==> inputs of run R <==
==> flow/design.v (excerpt) <==
module measure_sys(
	input            sys_clk,
	input            sys_rst_n,
	input      [7:0] askdemod_data,    
	input      [9:0] fsk_demod,        
	input      [7:0] pskdemod_data,    
	output     [7:0] demod_data,
	output     [7:0] uart_mod_type,
	output    [15:0] uart_demod_fre,
	output     [7:0] uart_mod_depth,
	output reg [7:0] uart_delta_freq
);
	localparam SAMPLE_DIV = 249;   
	localparam WAVE_DIV   = 24;    
	wire [8:0] fskdemod_data_9;
	wire [9:0] fskdemod_data_10;
	wire [7:0] ma;
	wire [7:0] mf;
	wire ask_is_sine_wave;
	wire fsk_is_sine_wave;
	wire [7:0] askdemod_vpp;
	wire [9:0] fskdemod_vpp;
	wire [7:0] pskdemod_vpp;
	wire [7:0] askdemod_dc_offset;
	wire [7:0] ask_papr;
	wire [9:0] fsk_papr;
	wire [7:0] psk_papr;
	wire [15:0] ask_freq_out;
	wire [15:0] fsk_freq_out;
	wire [15:0] psk_freq_out;
	signed_unsigned_converter #(9) signed_unsigned_converter_fsk2(
		.data_in(fsk_demod[8:0]),
		.is_signed(1'b1),
		.data_out(fskdemod_data_9)
	);
	signed_unsigned_converter #(10) signed_unsigned_converter_fsk3(
		.data_in(fsk_demod),
		.is_signed(1'b1),
		.data_out(fskdemod_data_10)
	);
	wire sample_en;
	clk_divider #(.FRE_DIV(SAMPLE_DIV)) clk_divider_inst(
		.clk(sys_clk),
		.rst_n(sys_rst_n),
		.sample_en(sample_en)
	);
	measure #(.N(8), .WAVE_DIV(WAVE_DIV)) measure_ask(
		.clk(sys_clk),
		.sample_en(sample_en),
		.rst_n(sys_rst_n),
		.signal_in_unsigned(askdemod_data),
		.ma_measure_enable(1'b1),
		.mf_measure_enable(1'b0),
		.is_sine_wave(ask_is_sine_wave),
		.freq_out(ask_freq_out),
		.papr(ask_papr),
		.vpp(askdemod_vpp),
		.dc_offset(askdemod_dc_offset),
		.ma(ma),
		.mf()
	);
	measure #(.N(9), .WAVE_DIV(WAVE_DIV)) measure_fsk(
		.clk(sys_clk),
		.sample_en(sample_en),
		.rst_n(sys_rst_n),
		.signal_in_unsigned(fskdemod_data_9),
  ...
Settings: LEC_CHECK=0, ABC_AREA=1, CAP_MARGIN=40, CORE_ASPECT_RATIO=0.5, CORE_MARGIN=2, CORE_UTILIZATION=72, CTS_CLUSTER_DIAMETER=227, PLACE_DENSITY=0.65, SLEW_MARGIN=20; clock period 69.8 ns.
run.sh (not shown) runs the stock make flow with config.mk's settings and CLKGATE_MAP_FILE=.
==> run C: changes against run R <==
--- a/flow/config.mk
+++ b/flow/config.mk
@@ -7,9 +7,10 @@
 export LEC_CHECK = 0
 export ABC_AREA = 1
-export CAP_MARGIN = 40
-export CORE_ASPECT_RATIO = 0.5
+export CAP_MARGIN = 20
 export CORE_MARGIN = 2
 export CORE_UTILIZATION = 72
-export CTS_CLUSTER_DIAMETER = 227
-export PLACE_DENSITY = 0.65
+export CTS_CLUSTER_DIAMETER = 376
+export CTS_CLUSTER_SIZE = 100
+export PLACE_DENSITY_LB_ADDON = 0.08
+export SETUP_SLACK_MARGIN = -1.53
 export SLEW_MARGIN = 20
==> flow/constraint.sdc (replaced) <==
create_clock -name core_clock -period 25.5 [get_ports {sys_clk}]
set_input_delay 5.1000 -clock core_clock [delete_from_list [all_inputs] [get_ports {sys_clk}]]
set_output_delay 5.1000 -clock core_clock [all_outputs]
set_load 0.01 [all_outputs]
==> run M: changes against run R <==
==> flow/config.mk (replaced) <==
export PLATFORM = sky130hd
export DESIGN_NAME = measure_sys
export DESIGN_NICKNAME = measure_sys
export VERILOG_FILES = /design/flow/design.v
export SDC_FILE = /design/flow/constraint.sdc
export NUM_CORES = 4
export LEC_CHECK = 0
export CAP_MARGIN = 20
export CORE_MARGIN = 2
export CORE_UTILIZATION = 32
export SLEW_MARGIN = 20
==> flow/constraint.sdc (replaced) <==
create_clock -name core_clock -period 62.4 [get_ports {sys_clk}]
set_input_delay 12.4800 -clock core_clock [delete_from_list [all_inputs] [get_ports {sys_clk}]]
set_output_delay 12.4800 -clock core_clock [all_outputs]
set_load 0.01 [all_outputs]
==> comparison table <==
| metric | run C | run R | run M |
|---|---|---|---|
| Outcome | stopped before the end | no timing/DRC/antenna violations | no timing/DRC/antenna violations |
| Failing step | clock tree synthesis (4_1_cts) | - | - |
| Setup slack at placement | -17.33 ns | 19.43 ns | 3.34 ns |
| Area of the mapped netlist | 92800 um^2 | 92800 um^2 | 91500 um^2 |
| Chip Height | 363 um | 258 um | 539 um |
| Power Density | - | 7.82 nW/um^2 | 8.93 nW/um^2 |
| Clock tree from TritonCTS | - | done | done |
| Maximum number of pins on one net before global-route repair | - | 136 | 144 |
| Worst min-delay path startpoint | - | measure_fsk.wave_cal_inst.sample_count_id[6]$_DFFE_PN0P_ | measure_psk.wave_cal_inst.signal_dc_removed[7]$_DFFE_PN0P_ |
| Number of standard cells reported by yosys | 13552 | 13552 | 11575 |
| Net switching power | - | 214 uW | 226 uW |
| Final hold vios | - | 0 | 0 |
| Fmax | - | 19.6 MHz | 17.3 MHz |
| Post-synth top area share | 0.198 | 0.198 | 0.201 |
| Part of the total power dissipated in the clock network | - | 0.466 | 0.551 |
| Number of buffers inserted for hold repair after clock tree synthesis | - | 0 | 0 |
| Leakage component of the power | - | 55.2 nW | 44.9 nW |

========
==> run P <==
measure_sys again, from the RTL that the note above started with.
make LEC_CHECK=0 CAP_MARGIN=20 CORE_ASPECT_RATIO=1.78 CORE_MARGIN=8 CORE_UTILIZATION=40 CTS_CLUSTER_DIAMETER=354 GPL_ROUTABILITY_DRIVEN=0 MAX_ROUTING_LAYER=met4 SLEW_MARGIN=20 TNS_END_PERCENT=20 finish   # period 44.7 ns
==> inputs of run B, as changes to run P <==
CAP_MARGIN = 15   (was 20)
CELL_PAD_IN_SITES_DETAIL_PLACEMENT = 1   (was not set)
CORE_ASPECT_RATIO = not set   (was 1.78)
CORE_MARGIN = 9   (was 8)
CORE_UTILIZATION = 41   (was 40)
CTS_CLUSTER_DIAMETER = 373   (was 354)
GPL_ROUTABILITY_DRIVEN = not set   (was 0)
PLACE_DENSITY = 0.92   (was not set)
SETUP_SLACK_MARGIN = -2.0   (was not set)
TNS_END_PERCENT = not set   (was 20)
==> flow/constraint.sdc (replaced) <==
create_clock -name core_clock -period 78.7 [get_ports {sys_clk}]
set_input_delay 15.7400 -clock core_clock [delete_from_list [all_inputs] [get_ports {sys_clk}]]
set_output_delay 15.7400 -clock core_clock [all_outputs]
set_load 0.01 [all_outputs]
==> results <==
item                                                              run P                   run B
FP Core Util                                                     0.4016                  0.4143
Cell Rows                                                           234                     172
Maximum level of the CTS H-tree                                       2                       3
Core region area                                            227800 um^2             220800 um^2
CTS resizes                                                         213                       0
Setup Fix Bufs, Post-CTS                                            160                       0
Post-detailed-placement half-perimeter wirelength              252.3 mm                310.5 mm
Post-synthesis adder-cell area fraction                          0.2536                  0.2536
Total cell area at the placement stage                      112400 um^2              95260 um^2
Die height                                                     654.0 um                490.4 um
Die extent in x                                                374.5 um                490.4 um
Chip area                                                   244900 um^2             240500 um^2
Post-Synthesis Cell Area                                     91480 um^2              91480 um^2
Pre-CTS worst setup slack                                     -3.945 ns                15.55 ns
Cell count after placement                                        16503                   14367
CTS buffer count                                                     61                      68
CTS root buf                                                  clkbuf_16               clkbuf_16
Count of mapped cells out of synthesis                            11575                   11575
Buffers from clock root to sink, at most                              3                       3
Status                                                  failed layout checks  stopped before the end
Failing step                                                          -          global routing
Violated checks                                    negative setup slack                       -

========
==> v39 <==
Starting RTL as in the previous note.
==> flow/config.mk <==
export PLATFORM = sky130hd
export DESIGN_NAME = measure_sys
export DESIGN_NICKNAME = measure_sys
export VERILOG_FILES = /design/flow/design.v
export SDC_FILE = /design/flow/constraint.sdc
export NUM_CORES = 4
export LEC_CHECK = 0
export CAP_MARGIN = 20
export CELL_PAD_IN_SITES_GLOBAL_PLACEMENT = 1
export CORE_ASPECT_RATIO = 1.21
export CORE_MARGIN = 2
export CORE_UTILIZATION = 29
export CTS_CLUSTER_SIZE = 30
export GPL_ROUTABILITY_DRIVEN = 0
export GPL_TIMING_DRIVEN = 0
export PLACE_DENSITY_LB_ADDON = 0.02
export SETUP_SLACK_MARGIN = 5.0
export SLEW_MARGIN = 20
==> flow/constraint.sdc <==
create_clock -name core_clock -period 42.2 [get_ports {sys_clk}]
set_input_delay 8.4400 -clock core_clock [delete_from_list [all_inputs] [get_ports {sys_clk}]]
set_output_delay 8.4400 -clock core_clock [all_outputs]
set_load 0.01 [all_outputs]
==> inputs of v20, as changes to v39 <==
==> flow/config.mk (replaced) <==
export PLATFORM = sky130hd
export DESIGN_NAME = measure_sys
export DESIGN_NICKNAME = measure_sys
export VERILOG_FILES = /design/flow/design.v
export SDC_FILE = /design/flow/constraint.sdc
export NUM_CORES = 4
export LEC_CHECK = 0
export CAP_MARGIN = 5
export CELL_PAD_IN_SITES_DETAIL_PLACEMENT = 1
export CORE_MARGIN = 2
export CORE_UTILIZATION = 40
export CTS_CLUSTER_SIZE = 75
export GPL_ROUTABILITY_DRIVEN = 0
export MAX_ROUTING_LAYER = met4
export SLEW_MARGIN = 20
==> flow/constraint.sdc (replaced) <==
create_clock -name core_clock -period 100.0 [get_ports {sys_clk}]
set_input_delay 20.0000 -clock core_clock [delete_from_list [all_inputs] [get_ports {sys_clk}]]
set_output_delay 20.0000 -clock core_clock [all_outputs]
set_load 0.01 [all_outputs]
==> inputs of v12, as changes to v39 <==
==> flow/config.mk (replaced) <==
export PLATFORM = sky130hd
export DESIGN_NAME = measure_sys
export DESIGN_NICKNAME = measure_sys
export VERILOG_FILES = /design/flow/design.v
export SDC_FILE = /design/flow/constraint.sdc
export NUM_CORES = 4
export LEC_CHECK = 0
export CAP_MARGIN = 20
export CORE_ASPECT_RATIO = 0.8
export CORE_MARGIN = 2
export CORE_UTILIZATION = 40
export GPL_ROUTABILITY_DRIVEN = 0
export MAX_ROUTING_LAYER = met4
export SLEW_MARGIN = 20
==> flow/constraint.sdc (replaced) <==
create_clock -name core_clock -period 44.7 [get_ports {sys_clk}]
set_input_delay 8.9400 -clock core_clock [delete_from_list [all_inputs] [get_ports {sys_clk}]]
set_output_delay 8.9400 -clock core_clock [all_outputs]
set_load 0.01 [all_outputs]
==> summary of the runs <==
Design area: v20 is smaller than v12 (19%).
v12 completed, yet does not pass: negative setup slack. v39 finished but failed the layout checks on negative setup slack. v20 finished with timing, DRC and antenna clean.
Against v39, the worst setup slack of v12 is higher by 4.6 ns.
Core utilization, lowest first: v39, v20, v12.
Combinational power, highest first: v39, v12, v20.
Register-to-register slack, highest first: v20, v12, v39.
Critical path depth, lowest first: v12, v20, v39.
==> figures <==
| metric | v20 | v39 | v12 |
|---|---|---|---|
| Result of the run | finished clean | complete, but fails checks | complete, but fails checks |
| Layout check failures | - | negative setup slack | negative setup slack |
| Clock latency of the later-clocked register in the worst-skew pair | 0.70 ns | 0.74 ns | 0.71 ns |
| Share of the cycle needed by the critical path after routing | 62.0% | 117% | 106% |
| Total setup violations reported at the end of the flow | 0 | 14 | 5 |
| Final critical-path setup slack | 38.04 ns | -7.21 ns | -2.60 ns |
| Standard-cell rows | 175 | 226 | 156 |
| Die footprint | 233000 um2 | 320000 um2 | 233000 um2 |
| Met1 GRT Util | 30.0% | 25.5% | 34.3% |
| Area of the multi-input gates | 73700 um2 | 80200 um2 | 77700 um2 |
| Routed length per instance | 19.7 um | 19.3 um | 17.6 um |
| Areal power density over the cells | 5.46 nW/um2 | 10.8 nW/um2 | 9.74 nW/um2 |
| Clock share of power | 53.3% | 54.0% | 52.8% |
| DR WL met3 | 7540 um | 6020 um | 14800 um |
| Power attributed to sequential cells | 0.221 mW | 0.525 mW | 0.494 mW |

========
==> inputs of quartz <==
measure_sys again, from the RTL that the note above started with.
==> flow/design.v (excerpt) <==
module measure_sys(
	input            sys_clk,
	input            sys_rst_n,
	input      [7:0] askdemod_data,    
	input      [9:0] fsk_demod,        
	input      [7:0] pskdemod_data,    
	output     [7:0] demod_data,
	output     [7:0] uart_mod_type,
	output    [15:0] uart_demod_fre,
	output     [7:0] uart_mod_depth,
	output reg [7:0] uart_delta_freq
);
Settings: LEC_CHECK=0, CAP_MARGIN=15, CELL_PAD_IN_SITES_GLOBAL_PLACEMENT=3, CORE_ASPECT_RATIO=0.98, CORE_MARGIN=9, CORE_UTILIZATION=33, CTS_CLUSTER_DIAMETER=126, GPL_ROUTABILITY_DRIVEN=1, GPL_TIMING_DRIVEN=0, HOLD_SLACK_MARGIN=0.01, MAX_ROUTING_LAYER=met5, MIN_ROUTING_LAYER=met2, PLACE_DENSITY_LB_ADDON=0.09, SETUP_SLACK_MARGIN=-1.21, SLEW_MARGIN=35, TNS_END_PERCENT=80; clock period 50.2 ns.
==> yarrow: changes against quartz <==
==> flow/config.mk (replaced) <==
export PLATFORM = sky130hd
export DESIGN_NAME = measure_sys
export DESIGN_NICKNAME = measure_sys
export VERILOG_FILES = /design/flow/design.v
export SDC_FILE = /design/flow/constraint.sdc
export NUM_CORES = 4
export LEC_CHECK = 0
export ABC_AREA = 0
export CAP_MARGIN = 20
export CORE_MARGIN = 2
export CORE_UTILIZATION = 69
export SETUP_SLACK_MARGIN = 5.0
export SLEW_MARGIN = 20
==> flow/constraint.sdc (replaced) <==
create_clock -name core_clock -period 36.8 [get_ports {sys_clk}]
set_input_delay 7.3600 -clock core_clock [delete_from_list [all_inputs] [get_ports {sys_clk}]]
set_output_delay 7.3600 -clock core_clock [all_outputs]
set_load 0.01 [all_outputs]
==> deck_impl_summary.md <==
Run Summary

Run status
  • Outcome: finished with violations
  • Failed Checks: negative setup slack

Finish
  • #MultiIn Comb: 9,912
  • Inverters: 797

CTS
  • CTS tree: built

Drt
  • Residual DRC: 0

Pwr
  • Comb power: 0.0000593 W

STA
  • Worst setup margin: -1180 ps
  • Max_slew headroom: 35.2%
  • # setup viols final: 2
  • Cycle use final: 102%

Placed design
  • Pre-CTS WS: -13,510 ps

Hold path
  • Hold wc startpoint: measure_psk.wave_cal_inst.signal_dc_removed[7]$_DFFE_PN0P_
# the run above: quartz

==> deck_impl_summary.md <==
Flow Results at a Glance

Placed design
  • Pre-CTS WS: -10,560 ps
  • GPL Wtd Cong: 1.00

Synthesis
  • MUX share of area: 3.37%
  • Mapped Area: 91,500 µm²
  • Dominant cell type by area after synthesis: ha_1

Run status
  • Outcome: stopped before the end
  • Failed at: clock tree synthesis
  • Error Message: [ERROR DPL-0033] detailed placement checks failed during check placement.

Floorplanning
  • FP Util: 69.6%
  • Cell Rows: 133
# the run above: yarrow


========
==> run a: inputs <==
Starting RTL as in the previous note.
==> flow/config.mk <==
export PLATFORM = sky130hd
export DESIGN_NAME = measure_sys
export DESIGN_NICKNAME = measure_sys
export VERILOG_FILES = /design/flow/design.v
export SDC_FILE = /design/flow/constraint.sdc
export NUM_CORES = 4
export LEC_CHECK = 0
export CAP_MARGIN = 0
export CELL_PAD_IN_SITES_GLOBAL_PLACEMENT = 0
export CORE_ASPECT_RATIO = 0.71
export CORE_MARGIN = 2
export CORE_UTILIZATION = 68
export CTS_CLUSTER_SIZE = 90
export GPL_ROUTABILITY_DRIVEN = 1
export MAX_ROUTING_LAYER = met4
export MIN_ROUTING_LAYER = met1
export PLACE_DENSITY_LB_ADDON = 0.22
export SETUP_SLACK_MARGIN = 5.0
export SLEW_MARGIN = 20
==> flow/constraint.sdc <==
create_clock -name core_clock -period 77.3 [get_ports {sys_clk}]
set_input_delay 15.4600 -clock core_clock [delete_from_list [all_inputs] [get_ports {sys_clk}]]
set_output_delay 15.4600 -clock core_clock [all_outputs]
set_load 0.01 [all_outputs]
==> inputs of run b, as changes to run a <==
==> flow/config.mk (replaced) <==
export PLATFORM = sky130hd
export DESIGN_NAME = measure_sys
export DESIGN_NICKNAME = measure_sys
export VERILOG_FILES = /design/flow/design.v
export SDC_FILE = /design/flow/constraint.sdc
export NUM_CORES = 4
export LEC_CHECK = 0
export CAP_MARGIN = 20
export CORE_MARGIN = 2
export CORE_UTILIZATION = 72
export SLEW_MARGIN = 20
==> flow/constraint.sdc (replaced) <==
create_clock -name core_clock -period 60.3 [get_ports {sys_clk}]
set_input_delay 12.0600 -clock core_clock [delete_from_list [all_inputs] [get_ports {sys_clk}]]
set_output_delay 12.0600 -clock core_clock [all_outputs]
set_load 0.01 [all_outputs]
==> inputs of run c, as changes to run a <==
==> flow/config.mk (replaced) <==
export PLATFORM = sky130hd
export DESIGN_NAME = measure_sys
export DESIGN_NICKNAME = measure_sys
export VERILOG_FILES = /design/flow/design.v
export SDC_FILE = /design/flow/constraint.sdc
export NUM_CORES = 4
export LEC_CHECK = 0
export CAP_MARGIN = 20
export CORE_MARGIN = 2
export CORE_UTILIZATION = 40
export SLEW_MARGIN = 20
==> flow/constraint.sdc (replaced) <==
create_clock -name core_clock -period 62.4 [get_ports {sys_clk}]
set_input_delay 12.4800 -clock core_clock [delete_from_list [all_inputs] [get_ports {sys_clk}]]
set_output_delay 12.4800 -clock core_clock [all_outputs]
set_load 0.01 [all_outputs]
==> comparison table <==
metric                                                                                                                    run b                                                     run a                                                     run c
Share of the core filled with cells in the final layout                                                                  0.7665                                                    0.7213                                                    0.4336
Fraction of area in multi-input gates                                                                                    0.7668                                                    0.7649                                                    0.7496
Highest layer used for signal routing                                                                                      met5                                                      met4                                                      met5
Pwr Density                                                                                                        8.917 nW/µm²                                              7.037 nW/µm²                                              9.076 nW/µm²
Number of logic stages on the critical path including buffering                                                             261                                                       256                                                       240
Maximum ir drop on the vdd rail                                                                                    0.00002009 V                                              0.00001539 V                                              0.00001676 V
Ant. Diodes                                                                                                                   4                                                         5                                                         1
Reported clock group power                                                                                             0.446 mW                                                  0.356 mW                                                  0.496 mW
Number of vias per cell after detailed routing                                                                            6.739                                                     6.632                                                     5.800
Launching instance or port of the critical path                            measure_psk.frequency_counter_inst.N2[2]$_DFFE_PN0P_      measure_psk.frequency_counter_inst.N2[3]$_DFFE_PN0P_      measure_fsk.frequency_counter_inst.N2[3]$_DFFE_PN0P_
Combinational cell power                                                                                              0.0475 mW                                                 0.0365 mW                                                 0.0446 mW
Metal-1 WL                                                                                                            107700 µm                                                 114900 µm                                                 119100 µm
Outcome                                                                                                 complete, no violations                                   complete, no violations                                   complete, no violations
Capture point of the critical path                                     measure_psk.frequency_counter_inst.freq_q[0]$_DFFE_PN0P_  measure_psk.frequency_counter_inst.freq_q[0]$_DFFE_PN0P_  measure_fsk.frequency_counter_inst.freq_q[0]$_DFFE_PN0P_
Well-Tap Cells                                                                                                             1650                                                      1782                                                      3009
Count of TritonRoute iterations in the first routing pass                                                                     7                                                        12                                                         5
Weighted congestion at the end of routability-driven global placement                                                    0.9558                                                    0.9851                                                    0.8896
Sum of buffers and inverters on the critical path                                                                            11                                                         9                                                         6
All-Layer GR Usage                                                                                                       0.3966                                                    0.3784                                                    0.2153
Sequential portion of the cell area                                                                                      0.1399                                                    0.1401                                                    0.1370
Number of logged tool warnings                                                                                              130                                                       132                                                       126
Met2 capacity usage during global routing                                                                                0.6755                                                    0.5731                                                    0.3755
No activity file was given, so power comes from the tool's default toggle rates.
